==> inputs of run C <==
==> flow/design.v <==
module keypad_encoder_4x4(input [7:0]data,output reg [3:0] encode_data);
  always @(data) begin
    case(data)
      8'h81: encode_data = 4'd0;
      8'h82: encode_data = 4'd1;
      8'h84: encode_data = 4'd2;
      8'h88: encode_data = 4'd3;
      8'h41: encode_data = 4'd4;
      8'h42: encode_data = 4'd5;
      8'h44: encode_data = 4'd6;
      8'h48: encode_data = 4'd7;
      8'h21: encode_data = 4'd8;
      8'h22: encode_data = 4'd9;
      8'h24: encode_data = 4'd10;
      8'h28: encode_data = 4'd11;
      8'h11: encode_data = 4'd12;
      8'h12: encode_data = 4'd13;
      8'h14: encode_data = 4'd14;
      8'h18: encode_data = 4'd15;
      default: encode_data = 4'd0;
  endcase
 end
endmodule
module keypad_scanner #(parameter rows_count=4, 
                        parameter cols_count=4)(input clk, rst, start, input [rows_count-1:0] rows, input ack, 
                                                output reg[cols_count-1:0] cols,output reg[cols_count+rows_count-1:0] data, output reg done);
  typedef enum {scan_rows, detect_row, wait_key_release} States_e;
  States_e state,nextState;
  always_ff @(posedge clk) begin: rst_clk_blk
    if(!rst) begin
      state <= scan_rows;
    end
    else
      state <= nextState;
  end:rst_clk_blk
  always_ff @(posedge clk) begin: Scanning
   if (!rst) begin 
      cols <= '0;
      cols[0] <= 1; 
   end
   else begin
   if(start == 1) begin:start_fsm
    case(state) 
      scan_rows: begin
                     if(rows == 0) begin
                       cols <= {cols[cols_count-2:0],cols[cols_count-1]}; 
                     end
      end
 endcase
   end
  end
  end:Scanning
  always_comb begin
     case(state) 
      scan_rows: begin 
                   data = '0;
                   done = 0;
                 end
      detect_row: begin 
                    if (ack == 0) begin data = {rows,cols};
                                        done = 1;
                                  end
                    else begin data = 0;
                               done = 0;
                  end
                end            
      wait_key_release: begin 
                   data = 0;
                   done = 0;
                 end  
      default: begin 
                   data = 0;
                   done = 0;
                 end  
    endcase
  end
  always_comb begin: state_change
   case(state) 
     scan_rows: begin
                 if(rows != 0 )
                      nextState = detect_row;
                 else
                      nextState = scan_rows;
     end
     detect_row: if(ack == 1) begin
                    nextState = wait_key_release;
                 end
                 else nextState = detect_row;
     wait_key_release: if(rows != 0) nextState = wait_key_release;
                       else          nextState = scan_rows;
     default: nextState = scan_rows;
   endcase
  end:state_change
endmodule
module keypad_controller #(parameter cols_count=4,parameter rows_count=4)(
                           input clk, rst, enable, ack,
                           output [cols_count-1:0] cols,
                           input [rows_count-1:0]rows,
                           output reg [3:0] encode_data,
                           output reg done);
  wire [cols_count+rows_count-1:0] data;
  keypad_scanner kpad_scanner(.clk(clk), .rst(rst), .start(enable), .rows(rows),.cols(cols),.data(data),.ack(ack),.done(done));
  keypad_encoder_4x4 kpad_encode(.data(data),.encode_data(encode_data));
endmodule
module alu #(parameter BCDdigits=2)(           input [3:0]operator,
					       input bit op1_sign,
					       input bit op2_sign,
                                               input [BCDdigits*4-1:0] operand1,operand2,
                                               output reg [BCDdigits*4*2-1:0]result,
                                               output reg sign);
  parameter plus     = 4'd10;
  parameter subtract = 4'd11;
  parameter mul      = 4'd12;
  parameter div      = 4'd13;
  always_comb begin
     sign = 0;
     case(operator) 
        plus: begin
             if(op1_sign == 0 && op2_sign == 0) begin
	     result =  operand1 + operand2;
             sign = 0;
	     end
	     else if(op1_sign == 0 && op2_sign == 1) begin
	     result =  operand1 - operand2;
             sign = 0;
	     end
	     else if(op1_sign == 1 && op2_sign == 0) begin
	       if (operand1 < operand2) begin
	         result =  operand2 - operand1;
                 sign = 0;
	       end
	       else begin
	         result = operand1 - operand2;
	         sign = 1;
	       end
	       end
	     else begin
	     result =  operand1 + operand2;
             sign = 1;
	     end
            end
        subtract: begin
             if(op1_sign == 0 && op2_sign == 0) begin
	      if (operand1 < operand2) begin
               result = operand2 - operand1;
               sign = 1;
             end
             else begin
               result = operand1 - operand2;
               sign = 0;
             end
             end
            else if(op1_sign == 1 && op2_sign == 1) begin
	      if (operand1 < operand2) begin
               result = operand2 - operand1;
               sign = 0;
             end
             else begin
               result = operand1 - operand2;
               sign = 1;
             end
             end
            else if(op1_sign == 0 && op2_sign == 1) begin
	       result = operand1 + operand2;
               sign = 0;
            end
            else begin
	       result = operand1 + operand2;
               sign = 1;
             end
            end
        mul: begin
             if(op1_sign == 0 && op2_sign == 0) begin
	      result =  operand1 * operand2;
              sign = 0;
	     end
	     else if(op1_sign == 0 && op2_sign == 1) begin
	     result =  operand1 * operand2;
             sign = 1;
	     end
	     else if(op1_sign == 1 && op2_sign == 0) begin
	     result =  operand1 * operand2;
             sign = 1;
	     end
	     else begin
	     result =  operand1 * operand2;
             sign = 0;
	     end
            end
        div: begin
               if(operand2 == 0) result = 0;      
               else  begin
             if(op1_sign == 0 && op2_sign == 0) begin
	      result =  operand1 / operand2;
              sign = 0;
	     end
	     else if(op1_sign == 0 && op2_sign == 1) begin
	     result =  operand1 / operand2;
             sign = 1;
	     end
	     else if(op1_sign == 1 && op2_sign == 0) begin
	     result =  operand1 / operand2;
             sign = 1;
	     end
	     else begin
	     result =  operand1 / operand2;
             sign = 0;
	     end
	       end
            end
        default: begin 
	          result = 0;
		  sign = 0;
		 end
      endcase
  end
endmodule
module BCD2binary #(parameter BCDdigits = 4)(input [BCDdigits*4-1:0] bcd,
                                             output reg [BCDdigits*4-1:0] binary);
 always @(bcd)begin
    binary = bcd[15:12]* 10'd1000 + bcd[11:8] * 8'd100 +bcd[7:4] * 8'd10 + bcd[3:0]; 
 end
endmodule
module binary2BCD(input [15:0] binary,
                  output reg [15:0] bcd);
  reg[3:0] digit1,digit2,digit3,digit4;
  integer counter;
  always @(binary) begin
      digit1 = 0;
      digit2 = 0;
      digit3 = 0;
      digit4 = 0;
      counter = 0;
   if(binary <= 16'h270f) begin   
    for (counter = 15; counter >= 0; counter = counter - 1) begin
      if(digit2 >= 5)  digit2 = digit2 + 3;
      if(digit3 >= 5)  digit3 = digit3 + 3;
      if(digit4 >= 5)  digit4 = digit4 + 3;
      digit1 = digit1 << 1;
      digit1[0] = digit2[3];
      digit2 = digit2 << 1;
      digit2[0] = digit3[3];
      digit3 = digit3 << 1;
      digit3[0] = digit4[3];
      digit4 = digit4 << 1;
      digit4[0] = binary[counter];  
    end
   bcd = {digit1,digit2,digit3,digit4};
  end
  else begin
    bcd = {4'h0,4'ha,4'hb,4'hb};
  end
  end
endmodule
`timescale 1 ns / 1 ns
module control_logic #(parameter BCDdigits=2)(input [3:0] data,
                                            input clk, rst, done,
                                            output reg ack,
                                            output reg [BCDdigits*4*2-1:0] display,
                                            output reg sign);
  typedef enum {start, receiveBCDdigits_set1, receiveOperation, receiveBCDdigits_set2, compute_and_continue, ack_BCDdigits_set1, ack_BCDdigits_set2, ack_operation} States_e;
  States_e state,nextState;
  reg [BCDdigits*4-1:0] operand1,operand2;
  reg [3:0] operator;
  reg op1_sign;
  wire [BCDdigits*4*2-1:0] op_bin1,op_bin2;
  wire [BCDdigits*4*2-1:0] op;
  wire op2_sign,alu_sign;
  reg [15:0] alu_op1,alu_op2;    
  reg [31:0] alu_result;
  reg [15:0] condt_result;
  assign condt_result = (alu_result > 32'd9999) ? '1:alu_result[15:0];
  assign op2_sign = '0;
  alu#(.BCDdigits(4)) alu(.operator(operator),.operand1(op_bin1),.operand2(op_bin2),.result(alu_result),.sign(alu_sign),.op1_sign(op1_sign),.op2_sign(op2_sign));  
  BCD2binary bb1(.bcd(alu_op1),.binary(op_bin1));
  BCD2binary bb2(.bcd(alu_op2),.binary(op_bin2));
  binary2BCD b2b(.binary(condt_result),.bcd(op));
  always_ff @(posedge clk) begin: rst_clk_blk
    if(!rst) begin
     state <= start;
    end
    else
      state <= nextState;
  end:rst_clk_blk
 always @(posedge clk) begin:fsm_logic
      case(state)
        start:   begin  ack <= '0;
                   operand1 <= '0;
                   operand2 <= '0;
                   operator <= '0;
                   alu_op1  <= '0;
                   alu_op2  <= '0; 
                   op1_sign <= '0;
                 end
        receiveBCDdigits_set1: begin 
                            ack <= 1;
                            if(data <= 4'd9) begin   
                              operand1 <= {operand1[BCDdigits*4-4-1:0],data};   
                            end
                            sign <= 0;
                           end
        ack_BCDdigits_set1: 
                            begin 
                               ack <= 0;
                               alu_op1 <= operand1;
                               display <= operand1;
                            end
        receiveOperation: begin
                           ack <= 1;
                           operator <= data[3:0];   
                          end
        ack_operation: 
                       begin 
                          ack <= 0;
                       end
        receiveBCDdigits_set2: begin 
                           ack <= 1;
                             operand2 <= {operand2[BCDdigits*4-4-1:0],data};   
                           sign <= 0;
                         end
        ack_BCDdigits_set2: 
                            begin
                              ack <= 0;
			      sign <= 0;
                              display <= operand2;
                              alu_op2 <= operand2;
                            end
        compute_and_continue: begin 
                         ack <= 1;
                         if(data >=4'd9) begin   
                           if(op != 16'habb) alu_op1 <= op;
                           else alu_op1 <= 0;
                           op1_sign <= alu_sign;
                           operand2 <= '0;
                           alu_op2 <= '0;
                           operator <= data[3:0];
                           display <= op; 
			   sign <= alu_sign;
                         end
                   end
        endcase
  end:fsm_logic
  always_comb begin: always_comb_nextstate
    case(state)
         start:           if(done == 1) nextState = receiveBCDdigits_set1;
                          else nextState = start;
        receiveBCDdigits_set1: 
                          if (done == 1) nextState = ack_BCDdigits_set1;
                          else nextState = receiveBCDdigits_set1;
        ack_BCDdigits_set1: 
                         if(done == 1 && data <= 4'd9) 
                           nextState = receiveBCDdigits_set1;
                         else if (done == 1 && data <=4'd13) 
                           nextState = receiveOperation;
                         else if(done ==1)
                           nextState = start;
                         else nextState = ack_BCDdigits_set1;
        receiveOperation:
                          if(done == 1) nextState = ack_operation;
                          else nextState = receiveOperation;
        ack_operation: 
                     if(done==1)
                       nextState = receiveBCDdigits_set2;
                     else nextState = ack_operation;
        receiveBCDdigits_set2:
                          if (done == 1) nextState = ack_BCDdigits_set2;
                          else nextState = receiveBCDdigits_set2;
        ack_BCDdigits_set2:
                         if(done == 1 && data <= 4'd9) 
                           nextState = receiveBCDdigits_set2;
                         else if (done == 1 && data <= 4'd14) 
                           nextState = compute_and_continue;
                         else if(done ==1)
                           nextState = start;
                         else nextState = ack_BCDdigits_set2;
        compute_and_continue: if (data <= 4'd13)
                           nextState = ack_operation;
                         else if (done == 1)
                           nextState = start;
                         else nextState = compute_and_continue;
        default : nextState = start;       
        endcase
  end: always_comb_nextstate
endmodule
module BCD2seg7 (input [3:0] bcd,
                 output reg [7:0]leds);
	always @(bcd)
		case (bcd)      
			4'h0: leds = 8'b0111_1110;
	   		4'h1: leds = 8'b0011_0000;
			4'h2: leds = 8'b0110_1101;
			4'h3: leds = 8'b0111_1001;
			4'h4: leds = 8'b0011_0011;
			4'h5: leds = 8'b0101_1011;
			4'h6: leds = 8'b0101_1111;
			4'h7: leds = 8'b0111_0000;
			4'h8: leds = 8'b0111_1111;
			4'h9: leds = 8'b0111_1011;
			4'ha: leds = 8'b0100_1111;   
			4'hb: leds = 8'b0000_0101;   
			default: leds = 8'b0000_0000;
		endcase
endmodule
module display #(parameter BCDdigits = 2)(input [BCDdigits*4*2-1:0] display_data,
                                          output wire [7:0]seven_seg_data1,seven_seg_data2,seven_seg_data3,seven_seg_data4);
 BCD2seg7 disp1(.bcd(display_data[15:12]),.leds(seven_seg_data1));
 BCD2seg7 disp2(.bcd(display_data[11:8]),.leds(seven_seg_data2));
 BCD2seg7 disp3(.bcd(display_data[7:4]),.leds(seven_seg_data3));
 BCD2seg7 disp4(.bcd(display_data[3:0]),.leds(seven_seg_data4));
endmodule
`timescale 1 ns / 1 ns
module calculator #(parameter BCDdigits = 2,parameter cols_count=4,parameter rows_count=4)(
                                                                                          input clk,rst,start,
                                                                                          output [cols_count-1:0] cols,
                                                                                          input [rows_count-1:0] rows,
                                                                                          output reg [7:0] digit1,digit2,digit3,digit4,
                                                                                          output reg sign);
  wire [BCDdigits*4*2-1:0] display;
  wire [3:0]encode_data;
  wire done,ack;
  keypad_controller kpad_controller(.clk(clk), .rst(rst), .enable(start), .ack(ack),.cols(cols),.rows(rows),.encode_data(encode_data),.done(done));
  control_logic control_logic(.data(encode_data), .clk(clk), .rst(rst), .done(done), .ack(ack), .display(display),.sign(sign));
  display disp(.display_data(display[15:0]),.seven_seg_data1(digit1),.seven_seg_data2(digit2),.seven_seg_data3(digit3),.seven_seg_data4(digit4));
 endmodule
==> flow/run.sh <==
#!/bin/bash
# the make line also repeats each setting of config.mk as NAME=value (left out here)
make -C /OpenROAD-flow-scripts/flow DESIGN_CONFIG=/design/flow/config.mk WORK_HOME=/design/flow/orfs CLKGATE_MAP_FILE= finish
==> flow/config.mk <==
export PLATFORM = sky130hd
export DESIGN_NAME = calculator
export DESIGN_NICKNAME = calculator
export VERILOG_FILES = /design/flow/design.v
export SDC_FILE = /design/flow/constraint.sdc
export NUM_CORES = 4
export LEC_CHECK = 0
export CAP_MARGIN = 5
export CORE_MARGIN = 2
export CORE_UTILIZATION = 71
export CTS_CLUSTER_DIAMETER = 352
export CTS_CLUSTER_SIZE = 33
export SLEW_MARGIN = 20
==> flow/constraint.sdc <==
create_clock -name core_clock -period 66.3 [get_ports {clk}]
set_input_delay 13.2600 -clock core_clock [delete_from_list [all_inputs] [get_ports {clk}]]
set_output_delay 13.2600 -clock core_clock [all_outputs]
set_load 0.01 [all_outputs]
==> run E: changes against run C <==
Settings changed: ABC_AREA set to 1, CAP_MARGIN 5 to 15, CORE_UTILIZATION 71 to 40, CTS_CLUSTER_DIAMETER 352 to unset, CTS_CLUSTER_SIZE 33 to unset, SLEW_MARGIN 20 to 15.
==> flow/constraint.sdc (replaced) <==
create_clock -name core_clock -period 85.0 [get_ports {clk}]
set_input_delay 17.0000 -clock core_clock [delete_from_list [all_inputs] [get_ports {clk}]]
set_output_delay 17.0000 -clock core_clock [all_outputs]
set_load 0.01 [all_outputs]
==> reports/metrics.yaml <==
outcome:
  outcome: "aborted with a tool error"
  failed_stage: "clock tree synthesis (4_1_cts)"
  error_message: "[ERROR DPL-0038] Utilization greater than 100%, impossible to legalize"
synth:
  synth_stat.cells: 4883
  muxShareOfSynthArea_pct: 4.101
  yosys.area_share.xor_xnor_pct: 5.238
  yosys.cell_types.count: 150
  synth.cellmix.compoundShare_pct: 28.56
  synth.top_cells.by_area: "sky130_fd_sc_hd__ha_1 (17%), sky130_fd_sc_hd__fa_1 (6.2%), sky130_fd_sc_hd__nor2_1 (5.1%)"
  postSynthAreaPerCell_sq_um: 7.484
  ys_sh_simple_pct: 25.46
  yosysSeqAreaShare_pct: 7.422
  netlist.top_cell.by_instances: "sky130_fd_sc_hd__ha_1"
die:
  die_y_um: 230.9
  core.rowCount: 83
  initial_core_util_pct: 71.53
  die-area_sq_um: 53310
  core_region_area_sq_um: 51090
place:
  preCtsSetupSlack_ps: -11280
  gpl.final_weighted_congestion: 1.033
-- figures above: run C

==> reports/metrics.yaml <==
synth:
  yosys.cell_types.count: 97
  muxShareOfSynthArea_pct: 0
  synth.top_cells.by_area: "sky130_fd_sc_hd__ha_1 (15%), sky130_fd_sc_hd__nand2_1 (12%), sky130_fd_sc_hd__inv_1 (8.8%)"
  yosys.area_share.xor_xnor_pct: 5.673
  synth.cellmix.compoundShare_pct: 12.09
  yosysSeqAreaShare_pct: 6.449
  ys_sh_simple_pct: 42.50
  synth_stat.cells: 6397
  postSynthAreaPerCell_sq_um: 6.575
place:
  preCtsSetupSlack_ps: 12500
  gpl.final_weighted_congestion: 0.9370
outcome:
  outcome: "complete, no violations"
worst_setup_path:
  setup.worst_path.start_class: "flop"
  bufs_and_invs_on_worst_path: 74
die:
  core.rowCount: 118
  die_y_um: 328.3
  initial_core_util_pct: 40.47
detailed_routing:
  detail_route.antenna_diodes: 0
finish:
  comb_area_share_pct: 77.61
worst_hold_path:
  endpoint_with_the_worst_hold_slack: "kpad_controller.kpad_scanner.state[1]$_DFF_P_"
-- figures above: run E

